--- flow/config.mk ---
export PLATFORM = sky130hd
export DESIGN_NAME = APB_Slave
export DESIGN_NICKNAME = APB_Slave
export VERILOG_FILES = /design/flow/design.v
export SDC_FILE = /design/flow/constraint.sdc
export NUM_CORES = 4
export LEC_CHECK = 0
export CAP_MARGIN = 20
export CORE_MARGIN = 2
export CORE_UTILIZATION = 57
export SLEW_MARGIN = 20
--- flow/constraint.sdc ---
create_clock -name core_clock -period 4.37 [get_ports {PCLK}]
set_input_delay 0.8740 -clock core_clock [delete_from_list [all_inputs] [get_ports {PCLK}]]
set_output_delay 0.8740 -clock core_clock [all_outputs]
set_load 0.01 [all_outputs]
--- flow/design.v ---
module APB_Slave#( parameter DWIDTH = 32, AWIDTH = 5)            
(   input                                      PCLK,             
    input                                   PRESETn,             
    input                                     PSELx,             
    input                                   PENABLE,             
    input                        [AWIDTH-1:0] PADDR,             
    input                                    PWRITE,             
    input                       [DWIDTH-1:0] PWDATA,             
    output reg                  [DWIDTH-1:0] PRDATA,             
    output                                   PREADY,             
    output                                   PSLVERR             
);  
    localparam                  [2:0] IDLE   = 3'b000;           
    localparam                  [2:0] READY  = 3'b001;           
    localparam                  [2:0] READ   = 3'b010;           
    localparam                  [2:0] WRITE  = 3'b011;           
    localparam                  [2:0] ERROR  = 3'b100;           
    reg                           [2:0] current_state;           
    reg                           [2:0]    next_state;           
    reg           [DWIDTH-1:0] mem_arr[2**AWIDTH-1:0];           
    wire          [AWIDTH-1:0]           base_address;           
    wire                                   PADDR_VALID;          
always @(posedge PCLK,negedge PRESETn)
    if(!PRESETn)
        current_state <= IDLE;  
    else
        current_state <= next_state;  
always @(*)
begin
    case(current_state)  
        IDLE : 
                next_state <= PSELx? READY:IDLE;  
        READY: 
                next_state <= !PSELx?                IDLE   
                            : !PADDR_VALID?         ERROR  
                            : !PENABLE?             READY  
                            : !PWRITE?              READ
                            :                       WRITE; 
        WRITE: 
                next_state <= !PSELx?                IDLE   
                            : !PENABLE?             READY  
                            :                       WRITE; 
        READ : 
                next_state <= !PSELx?                IDLE   
                            : !PENABLE?             READY  
                            :                       READ;  
        ERROR: 
                next_state <= PSELx&!PADDR_VALID?   ERROR  
                            : PSELx?                READY  
                            :                       IDLE;  
        default:
                next_state <= IDLE;
    endcase
end
always @(posedge PCLK)
begin
    if(current_state==READY && PSELx && PENABLE && PWRITE)
        mem_arr[PADDR] <= PWDATA;
end
always @(*)
begin
    if(current_state==READY && PSELx && PENABLE && !PWRITE)
        PRDATA = mem_arr[PADDR];
    else
        PRDATA = {DWIDTH{1'b0}};
end
    assign base_address[AWIDTH-1:0] = 'b0;
    assign PADDR_VALID = (PADDR>base_address) || (PADDR<(2**AWIDTH-1+base_address));
    assign PREADY= (current_state==READY);
    assign PSLVERR= (current_state==ERROR);
endmodule
--- flow/run.sh ---
#!/bin/bash
# the make line also repeats each setting of config.mk as NAME=value (left out here)
make -C /OpenROAD-flow-scripts/flow DESIGN_CONFIG=/design/flow/config.mk WORK_HOME=/design/flow/orfs CLKGATE_MAP_FILE= finish
==> notes.md, run 1 <==
The logs give 39300 um^2 for the cell area after synthesis and 102 for the number of buffers created by CTS. The data arrival time reported for the critical path is 3.41 ns. The share of synthesized cell area in full adder, half adder and majority cells came out at 0. Share of the cycle needed by the critical path after routing: 0.980. The portion of synthesized cell area occupied by the leading cell type came out at 0.782.

The run gives 76 for the number of top-level pins. The final weighted congestion recorded by global placement is 0.850. The clock reaches the later pin of the worst-skew pair after 0.66 ns. The fraction of power spent switching nets came out at 0.202.

The area fraction in and, or, nand and nor cells after synthesis is 0.0218. The number of failing hold endpoints at the final stage was 0. A synthesized cell averages 18.5 um^2.

In this run the remaining antenna-violating nets after routing total 0. The clock skew after layout was 0.0243 ns. The stage logs contain a warning count of 27. Per STA, the endpoint of the critical path is PRDATA[22]. STA classifies the critical path startpoint as a primary input. The run gives 0.346 mV for the maximum vdd drop. Counting I/O delays and the setup requirement, the final critical path takes 4.28 ns. The slew at the pin closest to its max-slew limit was 1.04 ns; the path depth of the worst reg2reg path was 6.

The wire length reported by the detailed router was 97200 um; the area share of and-or/or-and cells after synthesis was 0.0462. The via count of the first global-routing pass came out at 20700. For this run, the leading register cell type out of synthesis is edfxtp_1. The number of antenna violations at the first check in global routing is 8, and the warning count from the yosys run is 1.

The final routed DRC violation total is 0. The flow ran to the end and the layout has no timing, DRC or antenna violations. The internal power summed over all cells is 0.0165 W. Summing over every cut layer, the via total after detailed routing is 21000. TritonRoute output was used to compute an average wire per cell of 28.8 um. Group drawing the most power: registers. The net count of the finished layout is 2447. Total placed cells including tap cells: 3174. The tree is rooted in a clkbuf_16.

With the area growth from synthesis to layout at 19.0%, the area figure in the yosys stat output is 39300 um^2. The total of flip-flops plus latches after synthesis came out at 1029. Note, the detailed placer reported a final HPWL of 56200 um. Overall power consumption after layout is estimated at 0.0207 W. The dominant combinational cell family by area after synthesis is multiplexers. For the proportion of power drawn by flip-flops and latches, the log shows 0.526. The run gives 0.044 as the combinational power share. For this block, the initial DRC count from the detailed router was 2014. The number of detailed-routing iterations run before antenna repair came out at 5. By instance count, the cell type seen most on the critical path is buf_4. Entering global routing, the biggest net connects 36 pins. The die height was 267 um.

For the share of the yosys chip area belonging to registers, the log shows 0.785. TritonCTS built the clock tree. The total setup violations reported at the end of the flow came out at 0.

Along the critical path, the tally of buffer and inverter instances is 8. End of the worst register-to-register path: mem_arr[27][22]$_DFFE_PP_. The timing report gives the worst reg2reg path a setup slack of 1.76 ns.

For the clock share of power, the log shows 0.430. With the highest clock frequency the design can meet at 0.234 GHz, the biggest cell delay along the critical path is 0.50 ns. The tool flagged a number of max-cap violations equal to 0.

The post-route non-filler standard cell count was 3373; the area fraction in xor and xnor cells was 0. The run gives 0.130 for the portion of netlist area occupied by mux cells. Ranked by total cell area, the synthesized netlist is headed by edfxtp_1, mux2i_1, o22ai_1.

Dividing the detail-routed via count by the number of cells gives 6.22. The power report lists the sequential group at 0.0109 W. The synthesis stats list as the most numerous cell edfxtp_1. In this run the number of H-tree levels came out at 3. The origin of the critical flop-to-flop path was current_state[3]$_DFF_PN0_. For this design the static power due to leakage is 16.7 nW. Per the OpenROAD floorplan log, the width of the die is 267 um.

The power report lists the combinational group at 0.000914 W. Synthesis produced a netlist with a net count of 2172. The share of synthesized registers carrying an async set or reset is 0.00486, and the pre-CTS setup slack is -0.740 ns. The total routing resource utilization after global routing came out at 0.276. The worst setup path is captured at an output port. The power report lists the clock group at 0.00889 W.

The report puts the hold buffer count at CTS at 0. The chip occupies 71100 um^2. The run gives 0.00417 W for the reported net switching power.

The run gives 29 for the number of distinct standard cells referenced by the synthesized netlist. The worst min-delay path category was in2async. For this design, Yosys synthesis ends with a cell count of 2130. The run gives 0 as the number of slew-limit violations in the final report. The timing report lists the critical path depth as 12 cells. The required time at the worst-slack endpoint is 3.50 ns, and the ratio of total power to cell area is 442 nW/um^2.

The placeable core region is 68500 um^2. Ranked by instance count, the synthesized netlist is headed by edfxtp_1, mux2i_1, o22ai_1, nor2_1, buf_2. The synthesized netlist handed to floorplanning was reported with a cell count of 2130.

The tightest slew margin relative to the limit was 0.305. The first global-routing pass estimated 140000 um of wire. With the post-synth tally of flip-flops with integrated enable at 1024, the final worst setup slack is 0.0892 ns. The timing report gives the clock slew at the launch and capture registers of the worst setup and hold paths as 0.06 ns. Tracing the worst setup path back leads to its startpoint at PADDR[4]. The cell family contributing the most delay on the critical path is buffers and inverters.

The slowest cell on the critical path is clkdlybuf4s50_1. Looking at the clock tree report, the maximum root-to-sink buffer count equals 3. The run gives 0.575 as the starting density of the core. Counting every sink on the clock net gives 1029. Of all nets on the critical path, the largest fanout is 10. Summed over all instances, the cell type with the most area after synthesis is edfxtp_1. The critical path is of the in2out type. Count of port buffers added during placement: 75. Walking the worst path, the cells encountered are clkdlybuf4s50_1 > buf_6 > buf_4 > nand4b_1 > buf_4 > buf_12 > buf_12 > o22ai_4 > nor4_4 > buf_4 > a31oi_1 > dlygate4sd2_1.

The global route stage reports its total congestion overflow as 0. In this run the core area contains 96 standard-cell rows.
## cell type report
class | instances | area, um^2
antenna | 3 | 7.51
clock buffer | 125 | 2660
clock inverter | 62 | 756
fill | 4474 | 21700
inverter | 2 | 7.51
multi-input combinational | 970 | 8250
sequential | 1029 | 30900
tap | 882 | 1100
timing repair buffer | 300 | 3130
## stage by stage
stage / hold slack [ns] / util / instance area [um^2] / TNS [ns]
global placement: 0.486 / 0.630 / 43200 / -9.03
finish: 0.422 / 0.683 / 46800 / 0
CTS: 0.399 / 0.683 / 46800 / 0
floorplan: 0.463 / - / 39400 / 0
detailed placement: 0.491 / 0.631 / 43200 / -9.62
global route: 0.416 / 0.683 / 46800 / -0.0115
## repair_timing
action,CTS,global route
endpoints found under the setup margin,32,19
resized,41,22
gates cloned,1,2
pin swaps,6,1
buffers inserted,3,3
## routing by layer
metal / share of wire / GRT usage / vias to the layer above
li1: - / - / 9233
met1: 0.44 / 0.410 / 10800
met3: 0.070 / 0.0456 / 151
met5: 0.00038 / 0 / -
met2: 0.47 / 0.426 / 764
met4: 0.024 / 0.0779 / 6
==> inputs of run 2 (changes only) <==
CAP_MARGIN = 40   (was 20)
CORE_ASPECT_RATIO = 0.89   (was unset)
CORE_UTILIZATION = 72   (was 57)
CTS_CLUSTER_DIAMETER = 328   (was unset)
CTS_CLUSTER_SIZE = 19   (was unset)
PLACE_DENSITY = 0.65   (was unset)
TNS_END_PERCENT = 80   (was unset)
clock period = 3.03 ns   (was 4.37 ns; I/O delays follow)
==> run 2 against run 1 <==
- the layout now fails its checks (negative setup slack)
- final cell count fell by 6.5%
- largest power group unchanged
- non-clock buffer count rose by 79
- routed wire length rose by 6.9%
- via count rose by 6.5%
- synthesized area did not move
- total power rose by 21%
- sequential power rose by 43%
- worst setup slack got worse by 0.19 ns
- highest routed layer is now met4
- critical endpoint is now PRDATA[17]
==> notes.md, run 2 <==
The depth of the critical timing path with buffers and inverters included is 10. For the combinational group, total power comes out at 0.00148 W. The cell family contributing the most delay on the critical path is buffers and inverters.

With the sequential group power at 0.0156 W, the share of synthesized registers carrying an async set or reset is 0.00486. The run gives 33 for the maximum number of pins on one net before global-route repair. The buffers plus inverters on the worst setup path is 6, and the starting DRC count in detailed routing is 2979.

The total overflow left after global routing is 0. In this run the deepest clock path goes through 3 buffers. The final net count is 2484. The tools report the area of the die as 56500 um^2.

The portion of netlist area occupied by mux cells was 0.130. The worst setup path is captured at an output port. The tightest slew margin relative to the limit came out at 0.605. The tools report the startpoint kind of the worst setup timing path as a primary input. The destination of the critical timing path is PRDATA[17].

Adding up every negative setup slack in the final design gives -0.929 ns. Clock share of power: 0.318. The warning count from the yosys run is 1, and the share of synthesized cell area in full adder, half adder and majority cells is 0.

The area share of and-or/or-and cells after synthesis works out to 0.0462. The highest net fanout along the worst path works out to 6. With the total routing resource utilization after global routing at 0.366, the ratio of total power to cell area is 537 nW/um^2. The run gives 252 um for the die width. The tools report the area figure in the yosys stat output as 39300 um^2.

The pre-CTS setup slack is -1.17 ns. After detailed routing, the number of remaining DRC violations is 0. The wire length reported by the detailed router came out at 104000 um. Fraction of power spent switching nets: 0.205. For the number of slew-limit violations in the final report, the log shows 0.

The tools report the global-route wire length before repair as 146000 um. After synthesis, the netlist uses 29 different library cells. The dominant combinational cell family by area after synthesis is multiplexers. Starting density of the core: 0.732. Dividing the detail-routed via count by the number of cells gives 7.08. The run gives 2.53 ns for the critical path arrival. As reported, the later end of the worst-skew pair has a clock insertion delay of 0.66 ns. Traced cell by cell, the critical path runs through buf_6 > buf_6 > buf_6 > or4b_4 > buf_12 > buf_16 > o22ai_1 > nor2_1 > a31oi_1 > buf_2. Leaving out buffers and inverters, the combinational logic in the layout accounts for 8750 um^2. The number of cell instances after yosys synthesis came out at 2130. The run finished, with violations left. The tools report the number of antenna violations at the first check in global routing as 0. Overall power consumption after layout is estimated at 0.0251 W.

The run gives 0.721 mV for the maximum vdd drop. With the combinational power share at 0.059, the count of hold buffers inserted by post-cts repair is 0. The number of rows in the core area is 80. In the power breakdown, the biggest contributor is registers. The number of nets produced by synthesis was 2172. Logic depth along the worst register-to-register path is recorded as 6. With the area growth from synthesis to layout at 18.8%, the portion of synthesized cell area occupied by the leading cell type is 0.782. The cell chosen for the clock root was clkbuf_16. STA lists the endpoint of the worst register-to-register path as mem_arr[24][0]$_DFFE_PP_. At the end of routability-driven placement, the weighted congestion stood at 0.823.

The required time at the worst endpoint is listed as 2.42 ns. Synthesis produced a netlist whose cell count is 2130. STA lists the startpoint of the worst register-to-register path as current_state[3]$_DFF_PN0_.

Setup repair after global routing could not meet its margin everywhere. The logs give a warning total of 32. Post-synth tally of flip-flops with integrated enable: 1024. The tools report the number of levels the H-tree was split into as 2. For the final core utilization, the log shows 0.869. For this run, the script counts the antenna cells in the layout as 0. The area fraction in xor and xnor cells works out to 0.

Worst min-delay path category: in2async. With the HPWL after detailed placement at 56500 um, the count of port buffers added during placement is 75. In this run, synthesis produced a sequential element count of 1029. The run reported a max-capacitance violation count of 0. The routed design could run at a clock period as short as 3.14 ns. With the mean area per synthesized cell at 18.5 um^2, the slew at the pin closest to its max-slew limit is 0.593 ns.

The tools report the via count of the first global-routing pass as 21900. The static power due to leakage came out at 16.3 nW. The area taken by sequential standard cells is reported as 30900 um^2. Nets still carrying antenna violations after routing amount to 0.

The library cell with the highest instance count after synthesis is edfxtp_1. The mean routed wirelength per cell works out to 33.0 um. Derived from the worst setup path, the maximum achievable clock frequency is 0.319 GHz. The run gives 39300 um^2 as the cell area after synthesis.

The floorplan step set the die height to 225 um. The report lists the violated layout checks as negative setup slack. Number of detailed-routing iterations run before antenna repair: 6. The prevailing post-synth register cell is edfxtp_1. The share of the cycle needed by the critical path after routing is 1.03.

The slowest cell on the critical path was or4b_4. With the number of buffers created by CTS at 60, the total via count after detailed routing is 22300. Internal power comes to 0.0200 W. The area fraction in and, or, nand and nor cells after synthesis was 0.0218. For the internal reg-to-reg setup slack, the log shows 0.82 ns. On the worst setup and hold paths after CTS, the clock-pin slew comes to 0.08 ns.

Number of clock sinks seen by CTS: 1029. The final timing report counts setup violations totalling 20. The most numerous cell type found on the critical path is buf_6. 76 I/O pins were placed. In the final layout, the fill cell count is 2199. The most critical setup path has its startpoint at PADDR[3].

Yosys attributes the largest share of cell area to edfxtp_1, mux2i_1, o22ai_1. The tools report the number of failing hold endpoints at the final stage as 0. For the power dissipated in the clock network, the log shows 0.00798 W. The tools report the reported net switching power as 0.00515 W.

After synthesis, the most frequently instantiated cells are edfxtp_1, mux2i_1, o22ai_1, nor2_1, buf_2. The logs give -0.105 ns for the final worst setup slack and 0.785 for the share of the yosys chip area belonging to registers. The biggest cell delay along the critical path was 0.61 ns. Between clock sinks in the finished design, the worst skew comes to 0.0209 ns.

TritonCTS built the clock tree. In the setup report, the worst path falls into the class in2out. The placeable core region came out at 53800 um^2. The tools report the proportion of power drawn by flip-flops and latches as 0.623. The cell type with the largest total area after synthesis was edfxtp_1.
-- run 2: through the flow --
step           area, um^2  hold slack [ns]  instances
6_report            46700            0.167       3154
3_5_place_dp        43700            0.507       3027
5_1_grt             46700            0.164       3154
2_1_floorplan       39400            0.310       2130
4_1_cts             46100            0.143       3138
3_3_place_gp        43700            0.482       3027
-- run 2: timing repair --
action / 4_1_cts / 5_1_grt
endpoints found under the setup margin: 32 / 29
pin swaps: 28 / 25
cloned: 14 / 3
resized: 215 / 77
setup buffers: 20 / 11
-- run 2: layer usage --
metal | global-route usage | wire (um)
met2 | 0.584 | 50400
met3 | 0.0715 | 11500
met5 | 0 | 0
met1 | 0.511 | 37300
met4 | 0.148 | 4850
-- run 2: final cells by class --
class | count | share of cell area
flip-flops and latches | 1029 | 0.661
inverters | 2 | 0.000161
repair buffers | 379 | 0.0979
multi-input cells | 970 | 0.187
clock inverters | 2 | 0.000696
clock buffers | 75 | 0.0343
well taps | 697 | 0.0187
==> inputs of run 3 (changes only) <==
ABC_AREA = 1   (was unset)
CAP_MARGIN = 0   (was 40)
CORE_ASPECT_RATIO = 0.93   (was 0.89)
CTS_CLUSTER_DIAMETER = 355   (was 328)
CTS_CLUSTER_SIZE = 14   (was 19)
GPL_ROUTABILITY_DRIVEN = 0   (was unset)
HOLD_SLACK_MARGIN = 0.3   (was unset)
PLACE_DENSITY = unset   (was 0.65)
PLACE_DENSITY_LB_ADDON = 0.02   (was unset)
TNS_END_PERCENT = unset   (was 80)
clock period = 3.05 ns   (was 3.03 ns; I/O delays follow)
==> run 3 against run 2 <==
- now clean on timing, DRC and antenna
- sequential power about the same
- core utilization down 1.5 points
- synthesized cell count up 89%
- hold slack better by 0.34 ns
- non-clock buffer count is 8 lower
- total power increased by 8.3%
- clock skew is 0.0070 ns lower
- critical path depth is 1 higher
- sequential share of layout area shrank 3.8 points
- global-route usage grew 4.0 points
- largest power group unchanged
==> notes.md, run 3 <==
The via count of the first global-routing pass is 30600, and the residual overflow from global routing is 0. In the synthesized netlist, the cells that appear most often are nand2_1, edfxtp_1, buf_2, nor2_1, clkbuf_1. The portion of netlist area occupied by mux cells works out to 0.

CTS built an H-tree with a depth of 3. The highest clock frequency the design can meet is 0.333 GHz. The final timing report lists a max-slew violation count of 0. The total setup violations reported at the end of the flow was 0. The end of the worst register-to-register path was mem_arr[8][21]$_DFFE_PP_. The synthesized netlist cell count came out at 4019. The main area contributors are edfxtp_1, nand2_1, buf_2. By instance count, the cell type seen most on the critical path is buf_4. The global-route wire length before repair is 181000 um.

The finished cells cover 49600 um^2. The synthesized design contains 1029 register bits. Per the OpenROAD floorplan log, the width of the die is 256 um.

The core region is 58100 um^2. Among cell families on the critical path, the largest total delay comes from buffers and inverters. The combinational power share is 0.071. With the mean routed wirelength per cell at 24.0 um, the die height is 238 um. The area growth from synthesis to layout is 17.0%.

On the reported timing paths, the clock transition at the registers reads 0.06 ns. The clock share of power is 0.357, and the clock period minus final worst setup slack is 3.01 ns. The tightest slew margin relative to the limit was 0.637.

For this design, Yosys synthesis ends with a cell count of 4019. The cell count of the worst hold path was 1; the area of the die was 60800 um^2. The mean area per synthesized cell was 10.5 um^2. The completed layout was analyzed and its total power is 0.0272 W. Across the VDD grid, the largest voltage drop is 0.511 mV. TritonCTS built the clock tree. Library cell with the highest instance count after synthesis: nand2_1. The share of synthesized cell area in full adder, half adder and majority cells was 0; the standard cell area after detailed placement was 46800 um^2. The script logs the ratio of routed vias to standard cells as 6.11.

Path depth of the worst reg2reg path: 8. The launch point of the critical path was reported as PADDR[3]. Clock skew on the completed layout was measured at 0.0140 ns. The run gives 0.30 ns for the biggest cell delay along the critical path.

The area fraction in and, or, nand and nor cells after synthesis was 0.245. The logs give a warning total of 27. Area share of and-or/or-and cells after synthesis: 0.00416. With the wire length reported by the detailed router at 122000 um, the reported net switching power is 0.00598 W. The run gives 4324 as the final net count. Per the synthesis report, the number of distinct cell types is 18. STA classifies the critical path startpoint as a primary input.

The synthesized design contains 1024 enable-type register cells. STA shows the worst min-delay path finishing at mem_arr[2][16]$_DFFE_PP_. The number of nets produced by synthesis came out at 4061.

The prevailing post-synth register cell was edfxtp_1. The proportion of power drawn by flip-flops and latches is 0.572. In this run the worst hold path is classified as in2reg. The pre-CTS setup slack is -0.694 ns, and the share of synthesized registers carrying an async set or reset is 0.00486.

The warning count from the yosys run was 1; the number of detailed-routing iterations run before antenna repair was 8. During placement, the flow inserted port buffers numbering 75. The group drawing the most power was registers.

The share of the cycle needed by the critical path after routing came out at 0.986. CTS saw 1029 sinks. The script reports the combined buffer and inverter count of the critical path as 6. The cell type that accounts for the most area after synthesis is edfxtp_1. The run gives 0.0156 W as the sequential group power. The report lists the number of standard-cell rows as 85.

The dominant combinational cell family by area after synthesis was simple AND/OR/NAND/NOR gates. For the number of buffers between clock root and the deepest sink, the log shows 3. Entering global routing, the biggest net connects 66 pins. STA classifies the critical path endpoint as an output port. Portion of synthesized cell area occupied by the leading cell type: 0.726. For reference, the most critical setup path is categorized as in2out. Combinational power for this build is 0.00194 W. In this run the worst setup path terminates at PRDATA[13].

The area fraction in xor and xnor cells came out at 0. The HPWL after detailed placement was 71000 um. Before any placement, the netlist area is recorded as 42400 um^2. The slew at the pin closest to its max-slew limit came out at 0.545 ns. 76 I/O pins were placed. The internal reg-to-reg setup slack is 1.06 ns, and the count of antenna-violating nets left after detailed routing is 0. Internal power comes to 0.0212 W. Max-cap violations in this run came to 0. The number of failing hold endpoints at the final stage is 0. For the worst reg-to-reg path, the startpoint reported by OpenROAD is current_state[3]$_DFF_PN0_. The startpoint identified for the worst hold timing path is PWDATA[16]. The number of antenna violations at the first check in global routing was 2. The final worst setup slack was 0.0438 ns; the ratio of total power to cell area was 548 nW/um^2.

With the depth of the critical timing path with buffers and inverters included at 11, the power dissipated in the clock network is 0.00970 W. Walking the worst path, the cells encountered are dlygate4sd2_1 > buf_6 > buf_4 > nor3_4 > buf_4 > nand2_1 > nand2_1 > nor2_1 > a21oi_1 > buf_4 > buf_6. The critical path endpoint has a required time of 2.44 ns. Fraction of power spent switching nets: 0.220. For this design the static power due to leakage is 20.4 nW.

Total routing resource utilization after global routing: 0.406. TritonCTS created 83 clock buffers. Per the skew report, the later register of the worst-skew pair sees a clock latency of 0.65 ns.

The share of the yosys chip area belonging to registers was 0.729. The synthesized netlist has a Yosys-reported chip area of 42400 um^2. Summing over every cut layer, the via total after detailed routing is 31100. The run finished with no timing, DRC or antenna violations. The slowest stage of the critical path is the buf_4 cell. In this run the clock root is driven by a clkbuf_16. Per the detail_route report, DRC violations left total 0. According to the timing report, the arrival time at the worst endpoint equals 2.40 ns. The starting DRC count in detailed routing is 4529. The report shows a maximum critical-path fanout of 6. The starting density of the core came out at 0.730.
## run 3: cell type report
type,instances,area [um^2]
inverters,20,95.1
clock buffers,103,2190
multi-input cells,2777,11000
repair buffers,371,4400
diodes,4,10.0
well taps,783,980
flip-flops and latches,1029,30900
fillers,2917,8490
clock inverters,6,67.6
## run 3: stage by stage
stage / utilization / hold WS [ns] / setup TNS [ns] / cells
after floorplan: - / 0.314 / -162.47 / 4019
after global placement: 0.806 / 0.495 / -14.73 / 4940
after detailed placement: 0.806 / 0.525 / -15.79 / 4940
after CTS: 0.853 / 0.502 / 0 / 5085
after global routing: 0.854 / 0.516 / -0.0157 / 5089
final: 0.854 / 0.506 / 0 / 5093
## run 3: what timing repair did
item / 4_1_cts / 5_1_grt
pin swaps: 13 / 10
hold buffers: 1 / 0
endpoints found under the setup margin: 32 / 27
buffers inserted: 32 / 5
gates resized: 160 / 24
hold endpoints to repair: 4 / 0
cloned: 3 / 1
## run 3: layer usage
layer,vias to the layer above,part of all wire,global-route usage,wire length [um]
li1,13600,-,-,-
met1,14600,0.34,0.533,41000
met2,2449,0.47,0.640,57000
met3,504,0.14,0.0969,16800
met4,2,0.059,0.221,7260
met5,-,0.00011,0,13
==> inputs of run 4 (changes only) <==
ABC_AREA = unset   (was 1)
CAP_MARGIN = 20   (was 0)
CORE_ASPECT_RATIO = unset   (was 0.93)
CTS_CLUSTER_DIAMETER = unset   (was 355)
CTS_CLUSTER_SIZE = unset   (was 14)
GPL_ROUTABILITY_DRIVEN = unset   (was 0)
HOLD_SLACK_MARGIN = unset   (was 0.3)
PLACE_DENSITY_LB_ADDON = 0.0   (was 0.02)
SETUP_SLACK_MARGIN = 0.86   (was unset)
clock period = 3.09 ns   (was 3.05 ns; I/O delays follow)
==> run 4 against run 3 <==
- now fails the layout checks on negative setup slack
- routed wire length up 6.4%
- global-route usage up 0.16 points
- sequential share of layout area down 0.82 points
- register-to-register slack worse by 0.26 ns
==> notes.md, run 4 <==
The group drawing the most power is registers. The chip area line in the Yosys stat output reads 39300 um^2. The worst min-delay path category is in2async.

The flow reports power dissipated in the clock network as 0.0119 W. Counting cells, the worst reg-to-reg path comes to 5. The tools report the kind of capture point of the worst setup path as an output port. The library cell with the highest instance count after synthesis was edfxtp_1. The cell chosen for the clock root was clkbuf_16. Pin placement for this block handled 76 I/O pins. The starting DRC count in detailed routing was 4257; the number of clock sinks seen by CTS was 1029. The layout has 1450 filler cells.

The launch point of the critical path was PADDR[1]. The congestion estimate from routability-driven global placement came to 0.864. For the via count of the first global-routing pass, the log shows 24000. After detailed placement, the total cell area comes to 43800 um^2.

The final net count is 2579, and the starting density of the core is 0.730. The area share of and-or/or-and cells after synthesis works out to 0.0462. The HPWL after detailed placement is 60800 um.

Highest net fanout along the worst path: 24. The highest supply drop recorded on VDD is 0.553 mV. Summing over the stages, the warning tally comes to 30. Share of synthesized registers carrying an async set or reset: 0.00486.

The floorplan step defined a die boundary enclosing 56500 um^2. The mapped netlist covers 39300 um^2. The first global-routing pass estimated 162000 um of wire. The run gives 1 for the number of antenna violations at the first check in global routing.

Fraction of power spent switching nets: 0.219. The synthesized design spends more area on one cell type than any other, namely edfxtp_1. The maximum number of pins on one net before global-route repair came out at 34. In the Yosys report the total cell count is 2130.

The largest single stage delay on the critical path is 0.34 ns. Flip-flop and latch area: 30900 um^2. The placeable core region is 53900 um^2, and the total of flip-flops plus latches after synthesis is 1029. The synthesis report names the predominant flop master as edfxtp_1.

Startpoint kind of the worst setup timing path: a primary input. The logs give -2.05 ns for the accumulated negative setup slack and 3 for the number of levels the H-tree was split into. For the post-route cell area, the log shows 50200 um^2. In the final run the clock tree shows a worst skew of 0.0176 ns.

The clock period minus final worst setup slack is 3.28 ns, and the buffers plus inverters on the worst setup path is 5. The combinational power share came out at 0.061. The CTS report gives the tree buffer count as 97. In the final layout, the multi-input gates occupy 10200 um^2.

The setup path with the least slack is of type in2out. Once detail routing completed, the nets flagged for antenna violations numbered 0. CTS reports a maximum clock tree buffer depth of 3. In this run the layout check failures are negative setup slack. The run gives 0.785 as the share of the yosys chip area belonging to registers. For the clock insertion delay at the later pin of the skew report, the log shows 0.66 ns. The run finished, with violations left. In the log, the iteration count for the first detailed-route pass is 6. With the portion of synthesized cell area occupied by the leading cell type at 0.782, the internal power summed over all cells is 0.0227 W.

The share of synthesized cell area in full adder, half adder and majority cells is 0. Looking at the critical path, the single cell with the biggest stage delay is mux2i_1. The logs give 1 for the warning count from the yosys run and 0 for the final routed DRC violation total.

The post-synth tally of flip-flops with integrated enable came out at 1024. With the area growth from synthesis to layout at 27.7%, the number of distinct standard cells referenced by the synthesized netlist is 29. Critical path arrival: 2.66 ns. The tightest slew margin relative to the limit was 0.215; the synthesized netlist cell count was 2130. The origin of the critical flop-to-flop path was current_state[3]$_DFF_PN0_. TritonCTS built the clock tree. The signal on the critical path passes through buf_16 > buf_16 > buf_4 > mux2i_1 > o22ai_1 > nor4_2 > buf_4 > a31oi_4 > buf_2. The slew at the pin closest to its max-slew limit was 1.17 ns; the count of port buffers added during placement was 75. Per the GRT congestion report, total overflow comes to 0. The run gives 0.408 as the total routing resource utilization after global routing. Per STA, the endpoint of the critical path is PRDATA[16]. The run gives 0.00178 W for the power in combinational cells. In the post-route report, total wirelength is listed as 130000 um. The final worst setup slack is -0.190 ns. Across the run, the number of max-cap violations was 0. The end-of-flow timing check tallies setup violations at 27. Dividing the synthesized area by the synthesized cell count gives 18.5 um^2. Among the non-sequential cells, multiplexers take the most area. Reported net switching power: 0.00635 W. Sequential power for this build is 0.0154 W. Number of rows in the core area: 85.

The area fraction in xor and xnor cells came out at 0. The ratio of total power to cell area was 578 nW/um^2; the detailed-route vias per instance was 7.55. The area fraction in and, or, nand and nor cells after synthesis works out to 0.0218. Power comes to 0.0290 W. Measured along the y axis, the die boundary spans 238 um. Setup repair after global routing could not meet its margin everywhere.

The share of the cycle needed by the critical path after routing came out at 1.06. The flow reports an fmax of 0.305 GHz. The logs give 0.409 for the clock share of power and 17.5 nW for the static power due to leakage.

The logs give 0.80 ns for the internal reg-to-reg setup slack and 0 for the count of hold buffers inserted by post-cts repair. Number of failing hold endpoints at the final stage: 0. After synthesis, the cell types taking the most area are edfxtp_1, mux2i_1, o22ai_1. Die width: 238 um.

The final timing report lists a max-slew violation count of 0. The proportion of power drawn by flip-flops and latches came out at 0.529. The portion of netlist area occupied by mux cells is 0.130. For this sky-water flow run, the detailed-routed wirelength per cell is reported as 39.2 um. Family with the most delay on the worst path: buffers and inverters. The net count after synthesis is 2172. By count the netlist is led by edfxtp_1, mux2i_1, o22ai_1, nor2_1, buf_2. In this run the critical register-to-register path is captured at mem_arr[24][12]$_DFFE_PP_. The total via count after detailed routing was 25000.

The depth of the critical timing path with buffers and inverters included is 9. According to the timing report, the data required time at the worst endpoint equals 2.47 ns. The clock-pin transition on the worst setup and hold timing paths was 0.07 ns.
## run 4: area by class of cell
type / instances / area share
flip-flops and latches: 1029 / 0.615
clock inverters: 59 / 0.00969
clock buffers: 115 / 0.0514
multi-input cells: 970 / 0.203
repair buffers: 437 / 0.104
well taps: 696 / 0.0173
diodes: 2 / 0.0000996
inverters: 2 / 0.000149
## run 4: routing by layer
| metal | wire (um) | GRT usage | vias to the layer above |
|---|---|---|---|
| li1 | - | - | 9500 |
| met1 | 41000 | 0.537 | 12300 |
| met2 | 59800 | 0.639 | 2544 |
| met3 | 19100 | 0.0905 | 650 |
| met4 | 10000 | 0.237 | 0 |
| met5 | 0 | 0 | - |
## run 4: timing repair
item	in CTS	in global routing
resized	360	241
cloned	6	8
endpoints found under the setup margin	139	334
buffers inserted	47	23
pin swaps	50	81
## run 4: through the flow
| stage | setup WS, ns | util | std cells | hold slack (ns) |
|---|---|---|---|---|
| after floorplan | 0.204 | - | 2130 | 0.322 |
| final | -0.190 | 0.932 | 3310 | 0.207 |
| after CTS | -0.0662 | 0.899 | 3277 | 0.188 |
| after global placement | -1.18 | 0.811 | 3050 | 0.476 |
| after global routing | -0.223 | 0.932 | 3308 | 0.209 |
| after detailed placement | -1.26 | 0.811 | 3050 | 0.497 |
==> inputs of run 5 (changes only) <==
ABC_AREA = 1   (was unset)
CELL_PAD_IN_SITES_DETAIL_PLACEMENT = 0   (was unset)
CORE_ASPECT_RATIO = 0.52   (was unset)
CTS_CLUSTER_SIZE = 14   (was unset)
GPL_TIMING_DRIVEN = 1   (was unset)
MAX_ROUTING_LAYER = met4   (was unset)
PLACE_DENSITY_LB_ADDON = 0.03   (was 0.0)
SETUP_SLACK_MARGIN = 0.9   (was 0.86)
clock period = 3.03 ns   (was 3.09 ns; I/O delays follow)
==> run 5 against run 4 <==
- the flow now stops in 5_1_grt
- synthesized area up 7.7%
- synthesized cell count grew 89%
- die area rose by 7.8%
==> notes.md, run 5 <==
The number of buffers created by CTS is 86, and the area fraction in and, or, nand and nor cells after synthesis is 0.245. The area of the die is 60900 um^2. For the share of the yosys chip area belonging to registers, the log shows 0.729.

The run stopped with a tool error. The run gives 0.726 for the portion of synthesized cell area occupied by the leading cell type. Cell area after synthesis: 42400 um^2. For reference, the top cells by area after synthesis are edfxtp_1, nand2_1, buf_2. Die height: 179 um.

The starting density of the core was 0.725; the count of port buffers added during placement was 75. The synthesized design contains 1024 enable-type register cells. Per the post-place timing report, worst setup slack is -0.491 ns. Area figure in the yosys stat output: 42400 um^2. The run ended at 5_1_grt.

For the number of rows in the core area, the log shows 64. The commonest cells after synthesis are nand2_1, edfxtp_1, buf_2, nor2_1, clkbuf_1. The area share of and-or/or-and cells after synthesis works out to 0.00416. The placed instances occupy a cell area of 47400 um^2.

Counting along the longest clock path gives a buffer depth of 3. Counting every instance in the synthesized netlist gives 4019. For the number of cell instances after yosys synthesis, the log shows 4019. The root buffer cell chosen for the clock tree is clkbuf_16. Of the combinational cells, the family taking the most area is simple AND/OR/NAND/NOR gates. The area fraction in xor and xnor cells works out to 0. The portion of netlist area occupied by mux cells is 0, and the HPWL after detailed placement is 78000 um. The tools report the placeable core region as 58500 um^2. The library cell with the highest instance count after synthesis was nand2_1. The tools report the count of hold buffers inserted by post-cts repair as 0. During I/O placement, the number of pins put on the boundary was 76.

Cell type with the largest total area after synthesis: edfxtp_1. The die width is 340 um. In this run the number of H-tree levels came out at 3. Each instance of the synthesized netlist takes up on average 10.5 um^2.

The number of nets produced by synthesis came out at 4061. The share of synthesized registers carrying an async set or reset works out to 0.00486. The warning count from the yosys run was 1; the placer's final routability congestion estimate was 0.949. Synthesis instantiated 18 different standard cells from the library. The tree built by TritonCTS fans out to 1029 sinks. In this run, synthesis produced a sequential element count of 1029.

The prevailing post-synth register cell was edfxtp_1. The share of synthesized cell area in full adder, half adder and majority cells came out at 0.
run 5: repair_timing:
| action | CTS |
|---|---|
| gates cloned | 30 |
| gates resized | 367 |
| setup endpoints to repair | 866 |
| pin swaps | 65 |
| buffers inserted | 77 |
run 5: stage by stage:
stage | std cells | power (W)
after global placement | 4984 | 0.0178
after floorplan | 4019 | 0.0169
after detailed placement | 4984 | 0.0178
after CTS | 5223 | 0.0281
==> inputs of run 6 (changes only) <==
ABC_AREA = unset   (was 1)
CELL_PAD_IN_SITES_DETAIL_PLACEMENT = unset   (was 0)
CORE_ASPECT_RATIO = unset   (was 0.52)
CTS_CLUSTER_DIAMETER = 392   (was unset)
CTS_CLUSTER_SIZE = 18   (was 14)
GPL_TIMING_DRIVEN = unset   (was 1)
MAX_ROUTING_LAYER = unset   (was met4)
PLACE_DENSITY_LB_ADDON = 0.0   (was 0.03)
SETUP_SLACK_MARGIN = 0.86   (was 0.9)
clock period = 3.01 ns   (was 3.03 ns; I/O delays follow)
==> run 6 against run 5 <==
- now fails the layout checks on negative setup slack
- die area fell by 7.2%
- synthesized area shrank 7.2%
- synthesized cell count shrank 47%
==> notes.md, run 6 <==
In this run the layout overhead on the synthesized area is reported as 26.9%. The residual overflow from global routing came out at 0. The biggest cell delay along the critical path came out at 0.46 ns. The die width works out to 238 um. Per the placement log, port buffering inserted 75 buffers. Share of the cycle needed by the critical path after routing: 1.13. With the portion of synthesized cell area occupied by the leading cell type at 0.782, the die height is 238 um. The tools report the pre-CTS setup slack as -1.17 ns.

Looking at the clock tree report, the H-tree level count equals 3. The detail route stage leaves a number of antenna-violating nets equal to 0. Dominant combinational cell family by area after synthesis: multiplexers. The accumulated negative setup slack was -5.03 ns. Counting instances in the post-synthesis netlist gives the leading cell types as edfxtp_1, mux2i_1, o22ai_1, nor2_1, buf_2. The power dissipated in the clock network was 0.00894 W; the wire length reported by the detailed router was 134000 um. The type recorded for the worst min-delay path is in2async. The total routing resource utilization after global routing is 0.387. For the reported net switching power, the log shows 0.00580 W. The capture point of the critical path was reported as PRDATA[0]. The run gives 0 for the share of synthesized cell area in full adder, half adder and majority cells.

The gate-level netlist out of Yosys references 29 unique cell types. Ranked by total cell area, the synthesized netlist is headed by edfxtp_1, mux2i_1, o22ai_1. Setup repair after global routing could not meet its margin everywhere.

The layout stage reports a final design area of 49900 um^2. The area fraction in and, or, nand and nor cells after synthesis is 0.0218. Traced cell by cell, the critical path runs through buf_16 > buf_16 > buf_12 > buf_12 > mux2i_1 > o22ai_1 > nor2_1 > a31oi_4 > buf_6.

The tools report the warning count from the yosys run as 1. The combinational power share came out at 0.068. The number of cells reported by Yosys stat comes to 2130.

TritonCTS built the clock tree. STA lists the startpoint of the worst register-to-register path as current_state[3]$_DFF_PN0_. Per the final timing report, the hold violations number 0. The tree is rooted in a clkbuf_16. The script parses the final routing iteration and logs DRC violations as 0. Cell internal power was estimated by the tool at 0.0207 W. The run finished, with violations left.

With the placeable core region at 53900 um^2, the area share of and-or/or-and cells after synthesis is 0.0462. For the worst flop-to-flop path, the logic depth is 9. The stage logs contain a warning count of 30. The final worst setup slack is -0.406 ns. The logs give 25300 for the total via count after detailed routing and 0.0158 W for the sequential group power.

The run gives 0.785 for the share of the yosys chip area belonging to registers. The run gives 2.41 ns as the required time at the worst-slack endpoint. The script extracted a total leakage power of 17.4 nW. Library cell with the highest instance count after synthesis: edfxtp_1. The fraction of power spent switching nets is 0.219. Counting every net in the synthesized netlist gives 2172. In the synthesis report, Yosys lists the chip area as 39300 um^2.

The clock period minus final worst setup slack works out to 3.42 ns. The run gives 85 for the number of rows in the core area. For the global-route wire length before repair, the log shows 155000 um. The cell type with the largest total area after synthesis is edfxtp_1.

The transition time recorded at the tightest slew-check pin is 0.796 ns. The run gives 0.730 as the starting density of the core. The worst register-to-register path ends at mem_arr[24][4]$_DFFE_PP_. The run gives 0.594 for the proportion of power drawn by flip-flops and latches.

No sink is reached through more buffers than the 3 on the longest clock path. The cell area that synthesis handed to floorplanning was 39300 um^2. The final max-slew violation count recorded for this run is 0.

The clock-pin transition on the worst setup and hold timing paths was 0.09 ns; the buffers plus inverters on the worst setup path was 5. The clock insertion delay at the later pin of the skew report was 0.63 ns; the area of the die was 56500 um^2. The combinational power reported by the tool is 0.00181 W. Setup slack on the worst reg-to-reg path comes out at 0.67 ns. The run gives 0.130 for the portion of netlist area occupied by mux cells. In the setup report, the worst path falls into the class in2out. The starting DRC count in detailed routing came out at 4351. Across the routed clock network, the largest skew measured is 0.0179 ns. The analysis reports a worst IR drop on VDD of 0.597 mV. Ranked by power, first place goes to registers. Per STA, the worst path accumulates the most delay in the family buffers and inverters. The placement summary gives the final routability congestion estimate as 0.874. Summing internal, switching and leakage power gives 0.0265 W. At the end of the flow, the number of nets in the layout was 2602.

The number of detailed-routing iterations run before antenna repair came out at 8. The number of top-level pins is 76. The routed design shows a wire length per standard cell of 41.0 um.

Clock tree synthesis found a total of 1029 sinks. The worst setup path is launched from a primary input. Counting flops and latches in the post-synthesis netlist gives 1029. HPWL after detailed placement: 59200 um. The cell count after synthesis came out at 2130. Highest clock frequency the design can meet: 0.293 GHz. The tools report the launch point of the critical path as PADDR[1].

The ratio of total power to cell area is 531 nW/um^2. The area fraction in xor and xnor cells came out at 0. The number of clock buffers added by TritonCTS is 67.

The checks that failed: negative setup slack. The prevailing post-synth register cell is edfxtp_1. The tools report the tightest slew margin relative to the limit as 0.467.

The average instance in the mapped netlist occupies 18.5 um^2. For this run, the final setup violation count is recorded as 32. At the worst endpoint, the arrival time is 2.81 ns. The tools report the number of antenna violations at the first check in global routing as 3. In this run, synthesis inferred 1024 flip-flops with an integrated enable. The clock share of power was 0.337.

STA classifies the critical path endpoint as an output port. The highest net fanout along the worst path is 29. Share of synthesized registers carrying an async set or reset: 0.00486. The slowest cell on the critical path was mux2i_1. The logs give 43800 um^2 for the standard cell area after detailed placement and 33 for the maximum number of pins on one net before global-route repair.

The via count of the first global-routing pass was 23200. The run reported a max-capacitance violation count of 0. All stages included, the depth of the critical timing path comes to 9. The detailed-route vias per instance works out to 7.74.
run 6: through the flow:
step	hold slack (ns)	std cells	utilization
6_report	0.210	3267	0.926
5_1_grt	0.222	3265	0.926
4_1_cts	0.216	3180	0.885
3_5_place_dp	0.505	3038	0.813
3_3_place_gp	0.476	3038	0.813
2_1_floorplan	0.306	2130	-
run 6: what timing repair did:
action / CTS / global route
hold buffers: 0 / 0
pin swaps: 68 / 67
setup endpoints to repair: 240 / 534
gates cloned: 10 / 39
resized: 404 / 165
buffers inserted: 54 / 46
run 6: area by class of cell:
cell class              count  area [um^2]
diodes                      2         5.00
clock buffers              76         1800
clock inverters             2         25.0
fillers                  1510         4010
inverters                   2         10.0
multi-input cells         970         9790
flip-flops and latches   1029        30900
well taps                 696          871
repair buffers            490         6540
run 6: per-layer routing:
layer | global-route usage | share of wire | vias to the layer above | wire length, um
met3 | 0.0744 | 0.16 | 703 | 21100
met5 | 0 | 0.00021 | - | 28
met1 | 0.531 | 0.30 | 12300 | 40700
li1 | - | - | 9471 | -
met2 | 0.614 | 0.45 | 2806 | 60900
met4 | 0.176 | 0.084 | 4 | 11300
==> inputs of run 7 (changes only) <==
CAP_MARGIN = 0   (was 20)
CTS_CLUSTER_DIAMETER = 357   (was 392)
CTS_CLUSTER_SIZE = 15   (was 18)
PLACE_DENSITY_LB_ADDON = 0.02   (was 0.0)
SETUP_SLACK_MARGIN = -0.04   (was 0.86)
SLEW_MARGIN = 30   (was 20)
clock period = 3.03 ns   (was 3.01 ns; I/O delays follow)
==> run 7 against run 6 <==
- still fails the layout checks on negative setup slack
- routed wire length decreased by 18%
- sequential share of layout area increased by 2.8 points
- via count decreased by 8.7%
- total power increased by 0.31%
- worst setup slack improved by 0.24 ns
- flip-flop count unchanged
- clock skew increased by 0.0033 ns
- first-iteration DRC count decreased by 14%
- count of clock-buffer cells in the layout increased by 12
- largest cell class unchanged
==> notes.md, run 7 <==
The critical path crosses 11 cells after its start point. The logs give 2.59 ns for the critical path arrival and 3755 for the starting DRC count in detailed routing. Total of flip-flops plus latches after synthesis: 1029. Entering global routing, the biggest net connects 38 pins. The die is 238 um wide. The clock share of power was 0.349. STA lists the startpoint of the worst register-to-register path as current_state[3]$_DFF_PN0_. The final timing report lists a hold violation count of 0. The die is 238 um tall. The proportion of power drawn by flip-flops and latches is 0.589.

With the accumulated negative setup slack at -1.44 ns, the final worst setup slack is -0.164 ns. Between the synthesized netlist and the finished layout, the area growth was recorded as 21.4%. For the area figure in the yosys stat output, the log shows 39300 um^2.

After synthesis, the mean cell area works out to 18.5 um^2. After synthesis, the netlist uses 29 different library cells. Per the CTS log, the root buffer master is clkbuf_16. After synthesis, the most frequently instantiated cells are edfxtp_1, mux2i_1, o22ai_1, nor2_1, buf_2.

Final hold analysis gives a worst-case slack of 0.206 ns. The run gives 0.00551 W as the reported net switching power. The synthesized netlist cell count was 2130. The logs give 0.381 for the total routing resource utilization after global routing and 54500 um for the HPWL after detailed placement. The cell family contributing the most delay on the critical path is buffers and inverters. The synthesis run identifies the leading combinational cell family as multiplexers. The total overflow left after global routing is 0. The end of the worst register-to-register path was mem_arr[24][23]$_DFFE_PP_. The startpoint kind of the worst setup timing path is a primary input.

The area fraction in xor and xnor cells is 0. The tools report the via count of the first global-routing pass as 23000. With the share of synthesized cell area in full adder, half adder and majority cells at 0, the reported max-cap violation count is 0.

The run finished, with violations left. The checks that failed: negative setup slack. In the final report, the number of pins over their slew limit comes to 0.

The script logs the ratio of routed vias to standard cells as 7.25. The warning count from the yosys run came out at 1. The critical path goes through buf_2 > buf_4 > buf_4 > nand4bb_4 > buf_12 > buf_4 > o22ai_1 > nor4_2 > buf_4 > a31oi_4 > buf_6. Fraction of met3 tracks used by global routing: 0.0737. The tools report the number of top-level pins as 76.

With the tightest slew margin relative to the limit at 0.604, the clock skew after layout is 0.0212 ns. For the number of detailed-routing iterations run before antenna repair, the log shows 6. With the portion of synthesized cell area occupied by the leading cell type at 0.782, the slew at the pin closest to its max-slew limit is 0.593 ns.

The most used flip-flop cell after synthesis is edfxtp_1. The fraction of power spent switching nets is 0.207, and the placer's final routability congestion estimate is 0.856. The biggest area contributor in the post-synthesis netlist is edfxtp_1. Per STA, the highest per-stage delay on the worst path measures 0.42 ns.

The run gives 0.527 for the global routing met1 resource utilization. The count of hold buffers inserted by post-cts repair was 0. The placeable core region is 53900 um^2.

The initialized floorplan defines 85 standard-cell rows. Warnings raised by the tools during the run amount to 31. Setup repair after global routing could not meet its margin everywhere. Internal power summed over all cells: 0.0211 W.

With the share of the cycle needed by the critical path after routing at 1.05, the portion of netlist area occupied by mux cells is 0.130. The cell area after synthesis came out at 39300 um^2. The clock network consumes a total of 0.00929 W.

STA reports a reg2reg setup slack of 0.93 ns. The static power due to leakage came out at 16.7 nW. The library cell with the highest instance count after synthesis is edfxtp_1.

The tools report the combinational power share as 0.062. The first global-routing pass estimated 153000 um of wire. Fill cells in the final layout number 1972.

The number of antenna diodes in the final layout is 0. The CTS report gives the tree buffer count as 78. In the final report, the number of endpoints failing setup comes to 28. The launch point of the critical path is PADDR[4].

The post-synth tally of flip-flops with integrated enable is 1024, and the number of levels the H-tree was split into is 3. With the number of antenna violations at the first check in global routing at 2, the buffers plus inverters on the worst setup path is 7. The slowest cell on the critical path was nor4_2. By area the synthesized netlist is led by edfxtp_1, mux2i_1, o22ai_1. The share of synthesized registers carrying an async set or reset is 0.00486. For the finished layout, the period the worst path requires is 3.19 ns. Final routed DRC violation total: 0. Global-route layer with the greatest usage: met2. As logged by OpenROAD, the buffers inserted on ports number 75. The run gives 0.0462 for the area share of and-or/or-and cells after synthesis. Data on the critical path is required at its endpoint by 2.42 ns.

Counting every sink on the clock net gives 1029. The tools report the global-route met2 utilization as 0.598. For this run, the top clock speed supported by timing is 0.313 GHz. The share of the yosys chip area belonging to registers is 0.785.

The count of nets left with antenna violations once routing finished came out at 0. The routed layout has 23100 vias. The dominant cell type by count on the critical path was buf_4. The kind of capture point of the worst setup path was an output port. With the number of cell instances after yosys synthesis at 2130, the mean routed wirelength per cell is 34.5 um. The final layout contains 2523 nets. The worst min-delay path category was in2async.

Per the OpenROAD floorplan log, the area of the die is 56500 um^2. The area fraction in and, or, nand and nor cells after synthesis is 0.0218, and the clock insertion delay at the later pin of the skew report is 0.63 ns. In this run the worst setup path terminates at PRDATA[4].

The starting density of the core was 0.730. Ranked by power, first place goes to registers. For this design the ratio of total power to cell area is 557 nW/um^2. Highest net fanout along the worst path: 8.

TritonCTS built the clock tree. The clock-pin transition on the worst setup and hold timing paths works out to 0.07 ns. For the combinational group, total power comes out at 0.00165 W.

The sequential group power is 0.0157 W, and the wire length reported by the detailed router is 110000 um. The worst register-to-register path depth is 5. Per the power-grid run, VDD falls by no more than 0.674 mV. Number of buffers between clock root and the deepest sink: 3. By startpoint and endpoint, the worst setup path is classified as in2out. The number of nets produced by synthesis is 2172.
run 7: cell type report:
type	instances	area [um^2]	share of cell area
clock buffer	88	2050	0.0430
clock inverter	1	8.76	0.000183
inverter	2	7.51	0.000157
multi-input combinational	970	9100	0.191
sequential	1029	30900	0.646
tap	696	871	0.0182
timing repair buffer	400	4840	0.101
run 7: stage by stage:
stage          utilization  cells  setup WS (ns)  area (um^2)  power, W
2_1_floorplan            -   2130         -0.396        39400    0.0166
3_3_place_gp         0.810   3032          -1.08        43700    0.0173
3_5_place_dp         0.810   3032          -1.04        43700    0.0173
4_1_cts              0.870   3175        -0.0493        46900    0.0263
5_1_grt              0.886   3186         -0.142        47800    0.0271
6_report             0.886   3186         -0.164        47800    0.0266
run 7: what timing repair did:
item	4_1_cts	5_1_grt
setup endpoints to repair	32	30
gates resized	249	114
buffers inserted	37	8
endpoints found under the hold margin	0	0
pin swaps	41	45
cloned	17	5
run 7: per-layer routing:
layer  up-vias  wire length, um  share of wire
met3       382            14800           0.13
met4         0             5840          0.053
met5         -                0              0
met2      1912            51900           0.47
li1       9299                -              -
met1     11500            37600           0.34
==> inputs of run 8 (changes only) <==
ABC_AREA = 0   (was unset)
CAP_MARGIN = 20   (was 0)
CELL_PAD_IN_SITES_DETAIL_PLACEMENT = 0   (was unset)
CORE_ASPECT_RATIO = 0.9   (was unset)
CTS_CLUSTER_DIAMETER = unset   (was 357)
CTS_CLUSTER_SIZE = 46   (was 15)
GPL_TIMING_DRIVEN = 1   (was unset)
MAX_ROUTING_LAYER = met4   (was unset)
PLACE_DENSITY_LB_ADDON = 0.04   (was 0.02)
SETUP_SLACK_MARGIN = 1.0   (was -0.04)
SLEW_MARGIN = 20   (was 30)
clock period = 3.41 ns   (was 3.03 ns; I/O delays follow)
==> run 8 against run 7 <==
- the layout still fails its checks (negative setup slack)
- sequential share of layout area decreased by 2.3 points
- sequential power decreased by about 10%
- synthesized area unchanged
- non-clock buffer count decreased by 5
- core utilization increased by 2.9 points
- flip-flop count unchanged
- routed wire length increased by 18%
- final cell count increased by 2.7%
- cell area increased by 3.7%
- clock skew decreased by 0.0029 ns
- first-iteration DRC count increased by 5.3%
- worst setup slack improved by 0.12 ns
==> notes.md, run 8 <==
The logs give 2535 for the final net count and 56500 um^2 for the area of the die. For the placeable core region, the log shows 54100 um^2. In this run the critical path is formed by buf_16 > buf_12 > buf_4 > mux2i_1 > o22ai_2 > nor4_1 > buf_4 > a31oi_4 > buf_2. Among the non-sequential cells, multiplexers take the most area. The tools report the proportion of power drawn by flip-flops and latches as 0.536. Sequential cells consume a total of 0.0139 W. Kind of capture point of the worst setup path: an output port. The number of top-level pins was 76. The dominant cell type by count on the critical path is buf_4. The starting DRC count in detailed routing is 3955.

The tightest slew margin relative to the limit was 0.195; the maximum vdd drop was 0.596 mV. The fraction of power spent switching nets was 0.219. The clock period minus final worst setup slack is 3.45 ns. The number of slew-limit violations in the final report is 0, and the number of rows in the core area is 81.

The net switching power in the latest report is 0.00569 W. Group drawing the most power: registers. In the Yosys stats the netlist draws on 29 distinct library cells. The tools report the number of failing hold endpoints at the final stage as 0. The internal reg-to-reg setup slack came out at 1.14 ns. The post-synth tally of flip-flops with integrated enable came out at 1024.

The worst register-to-register path begins at current_state[3]$_DFF_PN0_. The flow ran to the end, but the layout failed its checks. The wire length reported by the detailed router was 130000 um.

The final report lists a non-filler cell total of 3273. The clock skew after layout is 0.0183 ns. Failing layout checks were recorded as negative setup slack. The cell chosen for the clock root was clkbuf_16. The tools report the final core utilization as 0.915. Post-synth the commonest register cell is edfxtp_1. For this design, the sink count on the clock tree is 1029. The area fraction in and, or, nand and nor cells after synthesis was 0.0218. After its last routability iteration, the placer logged a weighted congestion of 0.848. The detailed placer reported the number of placed instances as 3033.

With the area share of and-or/or-and cells after synthesis at 0.0462, the critical path arrival is 2.77 ns. The global route stage reports its total congestion overflow as 0. With the highest net fanout along the worst path at 21, the area fraction in xor and xnor cells is 0. Detailed placement ended at an HPWL of 56500 um. STA classifies the critical path startpoint as a primary input. The worst hold path belongs to the class in2async.

The slew at the pin closest to its max-slew limit was 1.20 ns; the share of synthesized registers carrying an async set or reset was 0.00486. Start-to-end type of the worst setup path: in2out. The first global-routing pass estimated 162000 um of wire. The post-synth register bit count is 1029. For the total routing resource utilization after global routing, the log shows 0.421. STA shows the worst reg2reg path with a cell count of 6.

The via count of the first global-routing pass is 23600. Summed over the clock group, the power is 0.0105 W. The logs give a warning total of 30.

The stat command in Yosys gives a chip area of 39300 um^2. The logs give 0.405 for the clock share of power and 3 for the number of buffers between clock root and the deepest sink. In this design, the largest share of critical-path delay is due to buffers and inverters. The die width is 250 um, and the internal power summed over all cells is 0.0203 W.

With the area growth from synthesis to layout at 25.9%, the warning count from the yosys run is 1. The combinational power share was 0.059. The placement report lists the number of port buffers as 75.

In this run the remaining antenna-violating nets after routing total 0. Summed over all combinational cells, the power is 0.00154 W. Endpoints with negative setup slack in the final report add up to 4. Per the CTS log, the maximum H-tree level is 3. Setup repair after global routing could not meet its margin everywhere. The routed layout has 24900 vias. In the final layout, the fill cell count is 1684.

The share of synthesized cell area in full adder, half adder and majority cells was 0; the maximum number of pins on one net before global-route repair was 33. Synthesized netlist cell count: 2130. STA puts the critical path data required time at 2.73 ns. The tools report the share of the yosys chip area belonging to registers as 0.785. For reference, the critical path is launched at PADDR[1]. The script logs the ratio of routed vias to standard cells as 7.61. For the starting density of the core, the log shows 0.727. For reference, the top cells by count after synthesis are edfxtp_1, mux2i_1, o22ai_1, nor2_1, buf_2. The slowest cell on the critical path is mux2i_1. The die height is 226 um, and the cell area after synthesis is 39300 um^2. Max-cap violations in this run came to 0. Each instance of the synthesized netlist takes up on average 18.5 um^2. The final worst setup slack was -0.0428 ns. Per the timing report, the most critical flop-to-flop path finishes at mem_arr[3][3]$_DFFE_PP_. Sorting the synthesized cells by area gives the leading types as edfxtp_1, mux2i_1, o22ai_1. Among all stages on the critical path, the maximum delay recorded is 0.36 ns. The run gives 1.01 for the share of the cycle needed by the critical path after routing. CTS added clock buffers totalling 95. Yosys instantiated no cell more often than edfxtp_1. The script computed a power per unit cell area of 525 nW/um^2. The final routed DRC violation total was 0; the depth of the critical timing path with buffers and inverters included was 9. TritonCTS built the clock tree. The first detailed-routing pass took 6 iterations. Per the Yosys statistics, synthesis produced 2130 cells. The static power due to leakage is 17.3 nW, and the buffers plus inverters on the worst setup path is 5. At the later pin of the worst-skew pair, clock insertion delay measures 0.66 ns. The number of antenna violations at the first check in global routing came out at 3. For this sky-water flow run, the detailed-routed wirelength per cell is reported as 39.8 um. Derived from the worst setup path, the maximum achievable clock frequency is 0.290 GHz.

The portion of netlist area occupied by mux cells came out at 0.130. The cell type with the largest total area after synthesis was edfxtp_1. For reference, the critical path is captured by PRDATA[23]. The portion of synthesized cell area occupied by the leading cell type is 0.782. With the number of nets produced by synthesis at 2172, the clock-pin transition on the worst setup and hold timing paths is 0.07 ns.
-- run 8: final cells by class --
class | count | area [um^2] | area share
diodes | 3 | 7.51 | 0.000152
clock buffers | 126 | 2570 | 0.0518
clock inverters | 43 | 399 | 0.00806
inverters | 2 | 7.51 | 0.000152
multi-input cells | 970 | 10000 | 0.202
flip-flops and latches | 1029 | 30900 | 0.624
well taps | 705 | 882 | 0.0178
repair buffers | 395 | 4770 | 0.0964
-- run 8: repair_timing --
action                     4_1_cts  5_1_grt
hold buffers                     0        0
cloned                          15        6
setup endpoints to repair      561       64
buffers inserted                40        7
pin swaps                       65       80
gates resized                  316      216
-- run 8: layer usage --
metal,part of all wire,wire length (um),GRT usage,vias up
met4,0.072,9410,0.215,0
li1,-,-,-,9408
met3,0.15,19900,0.0950,658
met5,0,0,-,-
met2,0.47,60500,0.649,2636
met1,0.31,40300,0.535,12200
-- run 8: stage by stage --
stage / hold slack [ns] / setup WS [ns] / power (W) / setup TNS (ns) / cell area, um^2
floorplan: 0.386 / 0.460 / 0.0147 / 0 / 39600
global placement: 0.483 / -0.872 / 0.0153 / -22.84 / 43600
detailed placement: 0.500 / -0.857 / 0.0153 / -23.51 / 43600
CTS: 0.246 / 0.0997 / 0.0255 / 0 / 48100
global route: 0.283 / -0.0399 / 0.0264 / -0.116 / 49500
finish: 0.277 / -0.0428 / 0.0260 / -0.124 / 49500
==> inputs of run 9 (changes only) <==
ABC_AREA = unset   (was 0)
CELL_PAD_IN_SITES_DETAIL_PLACEMENT = unset   (was 0)
CORE_ASPECT_RATIO = unset   (was 0.9)
CTS_CLUSTER_SIZE = 15   (was 46)
GPL_TIMING_DRIVEN = unset   (was 1)
MAX_ROUTING_LAYER = unset   (was met4)
PLACE_DENSITY_LB_ADDON = 0.02   (was 0.04)
SETUP_SLACK_MARGIN = 0.84   (was 1.0)
clock period = 3.21 ns   (was 3.41 ns; I/O delays follow)
==> run 9 against run 8 <==
- the layout still fails its checks (negative setup slack)
- worst setup slack got worse by 0.15 ns
- register-to-register slack lost 0.29 ns
- count of clock-buffer cells in the layout down 7
- synthesized area is the same
- synthesized cell count unchanged
- core utilization rose by 1.4 points
- largest power group unchanged
- clock skew increased by 0.017 ns
- sequential share of layout area down 0.71 points
- non-clock buffer count grew 46
==> notes.md, run 9 <==
The run finished, with violations left. In this run the layout check failures are negative setup slack. STA classifies the critical path endpoint as an output port. The share of the cycle needed by the critical path after routing came out at 1.06. The report puts the hold buffer count at CTS at 0. Total setup violations reported at the end of the flow: 26.

The first global-routing pass estimated 175000 um of wire. For the clock share of power, the log shows 0.410. The run gives 0.00176 W for the power in combinational cells. Setup repair after global routing could not meet its margin everywhere.

The buffers plus inverters on the worst setup path is 5. STA lists the startpoint of the worst register-to-register path as current_state[3]$_DFF_PN0_. The starting DRC count in detailed routing came out at 4953.

STA classifies the critical path startpoint as a primary input. With the share of synthesized cell area in full adder, half adder and majority cells at 0, the clock insertion delay at the later pin of the skew report is 0.70 ns. Portion of netlist area occupied by mux cells: 0.130. Per the run summary, max-cap violations total 0. The area fraction in xor and xnor cells was 0. For reference, the top logic cell family by area is multiplexers. With the slew at the pin closest to its max-slew limit at 1.19 ns, the total placed cells including tap cells is 3040. For this block, the via count after detailed routing is 25500. For this run, the detailed router's first-pass iteration total came to 6. The cell family contributing the most delay on the critical path is buffers and inverters.

The area of the die came out at 56500 um^2. The number of distinct standard cells referenced by the synthesized netlist came out at 29. STA shows the worst reg2reg path with a cell count of 7. With the residual overflow from global routing at 0, the maximum vdd drop is 0.712 mV.

OpenSTA lists the critical path startpoint as PADDR[1]. The tools report the starting density of the core as 0.730. Clock skew after layout: 0.0354 ns. Per the CTS log, the root buffer master is clkbuf_16.

TritonCTS built the clock tree. The final layout contains 2582 nets. Clock tree synthesis inserted a total of 96 buffers.

Final hold analysis gives a worst-case slack of 0.194 ns. The share of synthesized registers carrying an async set or reset was 0.00486; the number of levels the H-tree was split into was 3. The final hold violation count recorded for this run is 0. The analysis attributes to cell leakage a power of 17.5 nW.

Cell internal power was estimated by the tool at 0.0217 W. The run gives -0.190 ns for the final worst setup slack. The required time at the worst endpoint is listed as 2.57 ns. In this run the standard cell core region covers 53900 um^2. The via count of the first global-routing pass is 24800, and the number of top-level pins is 76. The power report lists the clock group at 0.0115 W.

The run gives 0.444 as the total routing resource utilization after global routing. Synthesized netlist cell count: 2130. The count of port buffers added during placement works out to 75.

Worst min-delay path category: in2async. Measured along the y axis, the die boundary spans 238 um. The worst path needs 3.40 ns of the cycle, external delays included.

The highest net fanout along the worst path works out to 20. The area share of and-or/or-and cells after synthesis was 0.0462; the portion of synthesized cell area occupied by the leading cell type was 0.782. The HPWL after detailed placement came out at 56000 um. The tools report the reported net switching power as 0.00628 W.

The start-to-end type of the worst setup path is in2out. Excluding fillers, the count of instances in the completed layout stands at 3309. The run gives 0.204 as the tightest slew margin relative to the limit. The number of clock sinks seen by CTS was 1029. The main area contributors are edfxtp_1, mux2i_1, o22ai_1.

The proportion of power drawn by flip-flops and latches is 0.528, and the area growth from synthesis to layout is 27.3%. Counting pins that exceed their max-slew limit in the final report gives 0. The cell sequence reported for the critical path is buf_16 > buf_12 > buf_12 > buf_4 > mux2i_1 > o22ai_2 > nor2_1 > a31oi_1 > buf_2. The routed design shows a wire length per standard cell of 41.1 um.

The report lists the power per cell area as 560 nW/um^2. Placer's final routability congestion estimate: 0.856. OpenSTA, run right after detailed placement, puts the worst setup slack at -1.14 ns.

The tools report the highest clock frequency the design can meet as 0.294 GHz. The fraction of power spent switching nets came out at 0.224. With the clock-pin transition on the worst setup and hold timing paths at 0.07 ns, the detailed-route vias per instance is 7.70. Destination of the critical timing path: PRDATA[10]. The combinational power share is 0.063. The dominant cell type by count on the critical path is buf_12. Cell area after synthesis: 39300 um^2.

The share of the yosys chip area belonging to registers was 0.785. The floorplan has 85 rows. The depth of the critical timing path with buffers and inverters included was 9.

The post-synth tally of flip-flops with integrated enable is 1024, and the number of warnings in the stage logs is 30. The group that draws the most power in this run is registers. In this run the register-to-register setup slack is 0.85 ns. Library cell with the highest instance count after synthesis: edfxtp_1. The synthesized netlist has a Yosys-reported chip area of 39300 um^2.

CTS reports a maximum clock tree buffer depth of 3. The sequential group power was 0.0148 W. For the critical path arrival, the log shows 2.76 ns. In this run, synthesis produced a sequential element count of 1029. The average instance in the mapped netlist occupies 18.5 um^2. The run gives 1 as the warning count from the yosys run. The commonest cells after synthesis are edfxtp_1, mux2i_1, o22ai_1, nor2_1, buf_2. End of the worst register-to-register path: mem_arr[9][24]$_DFFE_PP_. With the area fraction in and, or, nand and nor cells after synthesis at 0.0218, the count of antenna-violating nets left after detailed routing is 0. The slowest cell on the critical path was mux2i_1. Maximum number of pins on one net before global-route repair: 41. Of all cell types, the one taking the most synthesized area is edfxtp_1.

The die width is 238 um, and the biggest cell delay along the critical path is 0.52 ns. The synthesis report names the predominant flop master as edfxtp_1. The number of cell instances after yosys synthesis was 2130.

The final layout contains routed wiring with a total length of 136000 um. The run gives 5 as the number of antenna violations at the first check in global routing. The logs give 2172 for the number of nets produced by synthesis and 0 for the final routed DRC violation total.
==> run 9: stage by stage <==
stage                     power [W]  TNS, ns  area (um^2)  utilization
final                        0.0280    -1.45        50100        0.929
after global routing         0.0283   -0.831        50100        0.929
after CTS                    0.0273        0        49300        0.914
after detailed placement     0.0163   -25.26        43600        0.809
after global placement       0.0163   -24.49        43600        0.809
after floorplan              0.0157        0        39600            -
==> run 9: layer usage <==
layer	vias up	global-route usage	share of wire
li1	9486	-	-
met1	12300	0.591	0.31
met2	2906	0.678	0.45
met3	734	0.123	0.16
met4	6	0.241	0.081
met5	-	0	0.00036
==> run 9: area by class of cell <==
type                            count  area, um^2
Antenna cell                        3        7.51
Clock buffer                      119        2510
Clock inverter                     49         478
Fill cell                        1483        3830
Inverter                            2        7.51
Multi-Input combinational cell    970       10100
Sequential cell                  1029       30900
Tap cell                          696         871
Timing Repair Buffer              441        5280
==> run 9: what timing repair did <==
item / 4_1_cts / 5_1_grt
gates cloned: 21 / 3
setup endpoints to repair: 138 / 182
setup buffers: 65 / 9
pin swaps: 84 / 37
resized: 444 / 107
Power and IR drop assume default switching activity.
